## adc_mul
module adc_mul                   
(
    input  logic         clk_i,                                                
    input  logic         rst_i,                                                
    input  logic [11:0]  x_i,                                                  
    input  logic [11:0]  y_i,                                                  
    input  logic [11:0]  z_i,                                                  
    output logic [11:0]  fp_o                                                  
);
clock: 150.0 ns
lec_check: 0
cap_margin: 20
cell_pad_in_sites_detail_placement: 2
cell_pad_in_sites_global_placement: 3
core_margin: 7
core_utilization: 40
gpl_timing_driven: 0
max_routing_layer: met5
min_routing_layer: met2
setup_slack_margin: 5.0
slew_margin: 15
tns_end_percent: 60
run.sh (not shown) runs the stock make flow with config.mk's settings and CLKGATE_MAP_FILE=.
Next try:
- CELL_PAD_IN_SITES_DETAIL_PLACEMENT: 2 -> not set
- CELL_PAD_IN_SITES_GLOBAL_PLACEMENT: 3 -> not set
- CORE_MARGIN: 7 -> 2
- GPL_TIMING_DRIVEN: 0 -> not set
- MAX_ROUTING_LAYER: met5 -> not set
- MIN_ROUTING_LAYER: met2 -> not set
- SETUP_SLACK_MARGIN: 5.0 -> not set
- SLEW_MARGIN: 15 -> 20
- TNS_END_PERCENT: 60 -> not set
- clock period: 150.0 -> 91.8 ns (I/O delays scaled with it)
Synthesized cell count does not change.
Count of clock-buffer cells in the layout does not change.
Via count goes down by 28%.
Register-to-register slack is worse by 13 ns.
First-iteration DRC count goes down by 62%.
Maximum frequency goes up by 51%.
Wire length goes down by 21%.
Cell count goes up by 2.2%.
Non-clock buffer count goes up by 194.
Next try:
- CELL_PAD_IN_SITES_DETAIL_PLACEMENT: not set -> 1
- HOLD_SLACK_MARGIN: not set -> 0.27
- MIN_ROUTING_LAYER: not set -> met2
- TNS_END_PERCENT: not set -> 60
- clock period: 91.8 -> 95.0 ns (I/O delays scaled with it)
Now the flow finished with max-capacitance violations, max-slew violations left.
Synthesized area is unchanged.
Global-route usage increases by 20 points.
Routed wire length increases by about a fifth.
Cell area is about the same.
Non-clock buffer count decreases by 23.
Synthesized cell count stays the same.
Next try:
- ABC_AREA: not set -> 1
- CELL_PAD_IN_SITES_DETAIL_PLACEMENT: 1 -> not set
- CORE_UTILIZATION: 40 -> 18
- CTS_CLUSTER_DIAMETER: not set -> 127
- CTS_CLUSTER_SIZE: not set -> 16
- TNS_END_PERCENT: 60 -> 30
Result:
- The changed run finished with timing, DRC and antenna clean
- cell area increases by a few percent
- global-route usage decreases by 28 points
- final cell count increases by well over a third
- first-iteration DRC count increases by a few percent
- worst hold slack barely changes
- via count increases by a few percent
- utilization decreases by 26 points
- clock skew barely changes
- wire length decreases by roughly a tenth
- count of clock-buffer cells in the layout decreases by 3
Next try:
- CORE_UTILIZATION: 18 -> 40
- CTS_CLUSTER_SIZE: 16 -> not set
- HOLD_SLACK_MARGIN: 0.27 -> 0.19
- MIN_ROUTING_LAYER: met2 -> not set
- TNS_END_PERCENT: 30 -> not set
Synthesized area stays the same.
Cell area shrinks by a few percent.
Flip-flop count is unchanged.
Next try:
- CORE_UTILIZATION: 40 -> 72
- CTS_CLUSTER_DIAMETER: 127 -> not set
- HOLD_SLACK_MARGIN: 0.19 -> not set
- clock period: 95.0 -> 106.0 ns (I/O delays scaled with it)
The changed run ran to the end with no violations.
Routed wire length fell by 7.6%.
Synthesized cell count is unchanged.
Final area came out lower by 2.0%.
Global-route usage goes up by 15 points.
Worst setup slack improved by 9.5 ns.
Die area decreases by 44%.
Non-clock buffer count goes down by 4.
Clock-buffer cell count decreases by 3.


Starting RTL as in the previous note.
Design adc_mul, start of the top module:
module adc_mul                   
(
    input  logic         clk_i,                                                
    input  logic         rst_i,                                                
    input  logic [11:0]  x_i,                                                  
    input  logic [11:0]  y_i,                                                  
    input  logic [11:0]  z_i,                                                  
    output logic [11:0]  fp_o                                                  
);
clock: 150.0 ns
lec_check: 0
cap_margin: 0
cell_pad_in_sites_detail_placement: 2
cell_pad_in_sites_global_placement: 2
core_margin: 7
core_utilization: 40
gpl_timing_driven: 0
max_routing_layer: met5
min_routing_layer: met2
setup_slack_margin: 5.0
slew_margin: 40
tns_end_percent: 60
Next try:
==> flow/config.mk (replaced) <==
export PLATFORM = sky130hd
export DESIGN_NAME = adc_mul
export DESIGN_NICKNAME = adc_mul
export VERILOG_FILES = /design/flow/design.v
export SDC_FILE = /design/flow/constraint.sdc
export NUM_CORES = 4
export LEC_CHECK = 0
export CAP_MARGIN = 15
export CORE_MARGIN = 2
export CORE_UTILIZATION = 72
export SLEW_MARGIN = 20
==> flow/constraint.sdc (replaced) <==
create_clock -name core_clock -period 80.5 [get_ports {clk_i}]
set_input_delay 16.1000 -clock core_clock [delete_from_list [all_inputs] [get_ports {clk_i}]]
set_output_delay 16.1000 -clock core_clock [all_outputs]
set_load 0.01 [all_outputs]
- The changed run stopped in clock tree synthesis (4_1_cts) (DPL-0038)
- synthesized cell count is unchanged
- area after synthesis stays the same
- die size went down by 47%
Next try:
--- a/flow/config.mk
+++ b/flow/config.mk
@@ -7,0 +8 @@
+export ABC_AREA = 1
@@ -10,0 +12,2 @@
+export CTS_CLUSTER_DIAMETER = 304
+export CTS_CLUSTER_SIZE = 22
=> The new run completed without violations. Die size grows by a little under a tenth. Area after synthesis went up by a little under a tenth. Synthesized cell count increases by a quarter to a third.
Next try:
--- a/flow/config.mk
+++ b/flow/config.mk
@@ -9,0 +10 @@
+export CORE_ASPECT_RATIO = 0.74
@@ -12,2 +13,3 @@
-export CTS_CLUSTER_DIAMETER = 304
-export CTS_CLUSTER_SIZE = 22
+export CTS_CLUSTER_DIAMETER = 374
+export CTS_CLUSTER_SIZE = 95
+export SETUP_SLACK_MARGIN = 1.93
@@ -14,0 +17 @@
+export TNS_END_PERCENT = 15
==> flow/constraint.sdc (replaced) <==
create_clock -name core_clock -period 37.4 [get_ports {clk_i}]
set_input_delay 7.4800 -clock core_clock [delete_from_list [all_inputs] [get_ports {clk_i}]]
set_output_delay 7.4800 -clock core_clock [all_outputs]
set_load 0.01 [all_outputs]
Now the flow failed in clock tree synthesis (4_1_cts) with DPL-0038.
Synthesized area stays the same.
Synthesized cell count stays the same.
Die size barely changes.
Next try:
--- a/flow/config.mk
+++ b/flow/config.mk
@@ -9 +9 @@
-export CAP_MARGIN = 15
+export CAP_MARGIN = 0
@@ -13,3 +13,3 @@
-export CTS_CLUSTER_DIAMETER = 374
-export CTS_CLUSTER_SIZE = 95
-export SETUP_SLACK_MARGIN = 1.93
+export CTS_CLUSTER_DIAMETER = 118
+export CTS_CLUSTER_SIZE = 10
+export PLACE_DENSITY_LB_ADDON = 0.02
@@ -17 +16,0 @@
-export TNS_END_PERCENT = 15
==> flow/constraint.sdc (replaced) <==
create_clock -name core_clock -period 71.3 [get_ports {clk_i}]
set_input_delay 14.2600 -clock core_clock [delete_from_list [all_inputs] [get_ports {clk_i}]]
set_output_delay 14.2600 -clock core_clock [all_outputs]
set_load 0.01 [all_outputs]
Result: The new run produced a clean layout. Area after synthesis does not change. Die area stays the same. Synthesized cell count is unchanged.
Next try:
==> flow/config.mk (replaced) <==
export PLATFORM = sky130hd
export DESIGN_NAME = adc_mul
export DESIGN_NICKNAME = adc_mul
export VERILOG_FILES = /design/flow/design.v
export SDC_FILE = /design/flow/constraint.sdc
export NUM_CORES = 4
export LEC_CHECK = 0
export CAP_MARGIN = 20
export CORE_MARGIN = 2
export CORE_UTILIZATION = 40
export SLEW_MARGIN = 20
==> flow/constraint.sdc (replaced) <==
create_clock -name core_clock -period 95.0 [get_ports {clk_i}]
set_input_delay 19.0000 -clock core_clock [delete_from_list [all_inputs] [get_ports {clk_i}]]
set_output_delay 19.0000 -clock core_clock [all_outputs]
set_load 0.01 [all_outputs]
Area after synthesis falls by 7.5%.
Cell area falls by 7.3%.
Setup slack gains 2.0 ns.


adc_mul again, from the RTL that the note above started with.
==> flow/design.v (excerpt) <==
module adc_mul                   
(
    input  logic         clk_i,                                                
    input  logic         rst_i,                                                
    input  logic [11:0]  x_i,                                                  
    input  logic [11:0]  y_i,                                                  
    input  logic [11:0]  z_i,                                                  
    output logic [11:0]  fp_o                                                  
);
Settings: LEC_CHECK=0, ABC_AREA=1, CAP_MARGIN=20, CELL_PAD_IN_SITES_DETAIL_PLACEMENT=0, CORE_ASPECT_RATIO=1.48, CORE_MARGIN=2, CORE_UTILIZATION=54, GPL_TIMING_DRIVEN=0, PLACE_DENSITY_LB_ADDON=0.06, SETUP_SLACK_MARGIN=-2.0, SLEW_MARGIN=0; clock period 57.6 ns.
The starting point finished but failed the layout checks on setup timing.
Change:
Settings changed: CELL_PAD_IN_SITES_DETAIL_PLACEMENT 0 to 1, CELL_PAD_IN_SITES_GLOBAL_PLACEMENT from default to 3, CORE_MARGIN 2 to 10, CORE_UTILIZATION 54 to 18.
The changed run produced a layout that fails on setup timing.
Routed wire length increases by 28%.
Non-clock buffer count decreases by 374.
Design area decreases by 0.78%.
Synthesized cell count does not change.
Die area increases to 3.1 times its value.
Setup slack is worse by 2.4 ns.


Starting RTL as in the previous note.
clock: 95.0 ns
lec_check: 0
cap_margin: 20
cell_pad_in_sites_global_placement: 1
core_aspect_ratio: 1.86
core_margin: 2
core_utilization: 40
cts_cluster_size: 98
hold_slack_margin: -0.07
slew_margin: 0
Rerun with:
==> flow/config.mk (replaced) <==
export PLATFORM = sky130hd
export DESIGN_NAME = adc_mul
export DESIGN_NICKNAME = adc_mul
export VERILOG_FILES = /design/flow/design.v
export SDC_FILE = /design/flow/constraint.sdc
export NUM_CORES = 4
export LEC_CHECK = 0
export ABC_AREA = 1
export CAP_MARGIN = 20
export CORE_MARGIN = 2
export CORE_UTILIZATION = 58
export SLEW_MARGIN = 20
==> flow/constraint.sdc (replaced) <==
create_clock -name core_clock -period 77.7 [get_ports {clk_i}]
set_input_delay 15.5400 -clock core_clock [delete_from_list [all_inputs] [get_ports {clk_i}]]
set_output_delay 15.5400 -clock core_clock [all_outputs]
set_load 0.01 [all_outputs]
The changed run went through all stages and came out clean.
Wire length fell by 11%.
Flip-flop count does not change.
Register-to-register slack gains 1.0 ns.
Design area rose by 1.6%.
Via count rose by 9.0%.
Final cell count rose by 15%.
Maximum frequency rose by 25%.
Sequential share of layout area fell by 0.10 points.
Rerun with:
--- a/flow/config.mk
+++ b/flow/config.mk
@@ -7,3 +7,2 @@
 export LEC_CHECK = 0
-export ABC_AREA = 1
 export CAP_MARGIN = 20
==> flow/constraint.sdc (replaced) <==
create_clock -name core_clock -period 50.2 [get_ports {clk_i}]
set_input_delay 10.0400 -clock core_clock [delete_from_list [all_inputs] [get_ports {clk_i}]]
set_output_delay 10.0400 -clock core_clock [all_outputs]
set_load 0.01 [all_outputs]
Outcome:
- Now the flow produced a layout that fails on negative setup slack
- routed wire length grows by 14%
- worst hold slack gains 0.017 ns
- area after synthesis shrinks by 7.5%
Rerun with:
--- a/flow/config.mk
+++ b/flow/config.mk
@@ -7,5 +7,9 @@
 export LEC_CHECK = 0
+export ABC_AREA = 1
 export CAP_MARGIN = 20
 export CORE_MARGIN = 2
-export CORE_UTILIZATION = 58
+export CORE_UTILIZATION = 70
+export CTS_CLUSTER_DIAMETER = 246
+export CTS_CLUSTER_SIZE = 17
+export HOLD_SLACK_MARGIN = -0.08
 export SLEW_MARGIN = 20
==> flow/constraint.sdc (replaced) <==
create_clock -name core_clock -period 59.0 [get_ports {clk_i}]
set_input_delay 11.8000 -clock core_clock [delete_from_list [all_inputs] [get_ports {clk_i}]]
set_output_delay 11.8000 -clock core_clock [all_outputs]
set_load 0.01 [all_outputs]
Now the flow aborted during clock tree synthesis (DPL-0038).
Synthesized area grows by 8.1%.
Synthesized cell count rose by 28%.
Die area drops by about 10%.
Rerun with:
==> flow/config.mk (replaced) <==
export PLATFORM = sky130hd
export DESIGN_NAME = adc_mul
export DESIGN_NICKNAME = adc_mul
export VERILOG_FILES = /design/flow/design.v
export SDC_FILE = /design/flow/constraint.sdc
export NUM_CORES = 4
export LEC_CHECK = 0
export CAP_MARGIN = 20
export CORE_MARGIN = 2
export CORE_UTILIZATION = 67
export MAX_ROUTING_LAYER = met4
export SLEW_MARGIN = 20
==> flow/constraint.sdc (replaced) <==
create_clock -name core_clock -period 84.4 [get_ports {clk_i}]
set_input_delay 16.8800 -clock core_clock [delete_from_list [all_inputs] [get_ports {clk_i}]]
set_output_delay 16.8800 -clock core_clock [all_outputs]
set_load 0.01 [all_outputs]
Effect: The new run ran to the end with violations: negative setup slack; die area went down by 3.3%; synthesized cell count came out lower by 22%; synthesized area falls by about 7.5%.
Rerun with:
--- a/flow/config.mk
+++ b/flow/config.mk
@@ -7,6 +7,8 @@
 export LEC_CHECK = 0
+export ABC_AREA = 1
 export CAP_MARGIN = 20
 export CORE_MARGIN = 2
-export CORE_UTILIZATION = 67
-export MAX_ROUTING_LAYER = met4
+export CORE_UTILIZATION = 64
+export CTS_CLUSTER_SIZE = 95
 export SLEW_MARGIN = 20
+export TNS_END_PERCENT = 15
==> flow/constraint.sdc (replaced) <==
create_clock -name core_clock -period 37.4 [get_ports {clk_i}]
set_input_delay 7.4800 -clock core_clock [delete_from_list [all_inputs] [get_ports {clk_i}]]
set_output_delay 7.4800 -clock core_clock [all_outputs]
set_load 0.01 [all_outputs]
The new run failed in global routing.
Die size rises by about 13%.
Area after synthesis increases by 8.1%.
Synthesized cell count went up by 28%.
